## battleship
module battleship(
input wire clk,
input wire rst,  
input wire ARDUINO_A0,    
input wire ARDUINO_A1,    
input wire ARDUINO_A2,    
input wire ARDUINO_A3,    
output reg ARDUINO_IO0,   
output reg ARDUINO_IO1,   
output reg ARDUINO_IO2,   
output reg ARDUINO_IO6,   
output reg ARDUINO_IO7,   
output reg ARDUINO_IO8,   
output reg ARDUINO_IO9,   
output reg ARDUINO_IO10,  
output reg ARDUINO_IO11,  
output reg ARDUINO_A4,  
output reg ARDUINO_A5,  
output reg PMOD1_D0_P,  
output reg PMOD1_D0_N,  
output reg PMOD1_D1_P,  
output reg PMOD1_D1_N,  
output reg PMOD1_D2_P,  
output reg PMOD1_D2_N,  
output reg PMOD2_D0_P,  
output reg PMOD2_D0_N,  
output reg PMOD2_D1_P,  
output reg PMOD2_D2_P,  
output reg PMOD2_D2_N,  
output reg PMOD2_D3_P,  
output reg ARDUINO_IO3,   
output reg ARDUINO_IO4,   
output reg ARDUINO_IO5    
);
clock: 7.25 ns
lec_check: 0
cap_margin: 20
core_aspect_ratio: 0.9
core_margin: 9
core_utilization: 16
cts_cluster_diameter: 344
cts_cluster_size: 66
gpl_timing_driven: 0
min_routing_layer: met2
place_density_lb_addon: 0.22
setup_slack_margin: 1.18
slew_margin: 20
run.sh (not shown) runs the stock make flow with config.mk's settings and CLKGATE_MAP_FILE=.
The starting point completed with no timing, DRC or antenna violations.
==> next run, changes <==
ABC_AREA = 1   (was default)
CORE_ASPECT_RATIO = default   (was 0.9)
CORE_MARGIN = 2   (was 9)
CORE_UTILIZATION = 64   (was 16)
CTS_CLUSTER_DIAMETER = default   (was 344)
CTS_CLUSTER_SIZE = default   (was 66)
GPL_TIMING_DRIVEN = default   (was 0)
MIN_ROUTING_LAYER = default   (was met2)
PLACE_DENSITY_LB_ADDON = default   (was 0.22)
SETUP_SLACK_MARGIN = default   (was 1.18)
clock period = 3.28 ns   (was 7.25 ns; I/O delays follow)
What happened: Worst setup slack is worse by 2700 ps. Clock power grows by well over a third. Fmax came out higher by well over a third. Worst hold slack gains 12 ps. Core utilization rose by 54 points.
==> next run, changes <==
CORE_UTILIZATION = 69   (was 64)
CTS_CLUSTER_SIZE = 97   (was default)
clock period = 2.42 ns   (was 3.28 ns; I/O delays follow)
This time the run ended with an error in global routing (5_1_grt).
Die area decreases by 7.0%.
Synthesized cell count stays the same.
Area after synthesis is unchanged.
==> next run, changes <==
CORE_UTILIZATION = 45   (was 69)
CTS_CLUSTER_SIZE = default   (was 97)
clock period = 1.76 ns   (was 2.42 ns; I/O delays follow)
The changed run reached the layout checks and failed them: negative setup slack.
Die size is higher by 51%.
Synthesized cell count does not change.
Synthesized area is unchanged.
==> next run, changes <==
CORE_UTILIZATION = 63   (was 45)
clock period = 3.28 ns   (was 1.76 ns; I/O delays follow)
Effect: This time the run ran to the end with no violations. Setup slack improved by 1400 ps. Synthesized area is unchanged. Sequential cell count does not change. Final area went down by a quarter to a third. Final cell count goes down by about a fifth.


Setup of job 105:
battleship again, from the RTL that the note above started with.
make LEC_CHECK=0 ABC_AREA=1 CAP_MARGIN=20 CORE_MARGIN=2 CORE_UTILIZATION=71 CTS_CLUSTER_DIAMETER=361 CTS_CLUSTER_SIZE=36 MAX_ROUTING_LAYER=met4 PLACE_DENSITY_LB_ADDON=0.16 SLEW_MARGIN=20 TNS_END_PERCENT=75 finish   # period 2.82 ns
The final report for job 105 shows a completed flow and a layout that fails verification, specifically setup timing.
Relative to job 105, the following input files were edited for job 104:
-- flow/config.mk --
<<< job 105, line 10
export CORE_MARGIN = 2
export CORE_UTILIZATION = 71
export CTS_CLUSTER_DIAMETER = 361
export CTS_CLUSTER_SIZE = 36
export MAX_ROUTING_LAYER = met4
export PLACE_DENSITY_LB_ADDON = 0.16
export SLEW_MARGIN = 20
export TNS_END_PERCENT = 75
>>> job 104, line 10
export CORE_MARGIN = 2
export CORE_UTILIZATION = 72
export SLEW_MARGIN = 20
==> flow/constraint.sdc <==
create_clock -name core_clock -period 4.21 [get_ports {clk}]
set_input_delay 0.8420 -clock core_clock [delete_from_list [all_inputs] [get_ports {clk}]]
set_output_delay 0.8420 -clock core_clock [all_outputs]
set_load 0.01 [all_outputs]
--- outcome ---
Share of final layout cell area taken by non-clock buffers: job 104 vs job 105 down 4.2 points
Job 105 has higher number of non-clock buffers than job 104.
In job 104 the number of gates resized after cts turned out 55 lower than in job 105.
Fraction of area in registers sits higher in job 104 than in job 105.
In job 104, ratio of final minimum period to clock period is lower than in job 105.
In job 104 relative to job 105, cell area after placement had gone down by a few percent.
Job 104 | status: complete | timing, DRC, antenna: pass
Min relative contribution of the clock network to total power across job 104 and job 105: job 105
Clock transition at the registers of the reported paths essentially unchanged between job 104 and job 105.
Route | job 104 vs job 105 | wire shorter in job 104
Power is estimated from default activity; no workload was simulated.
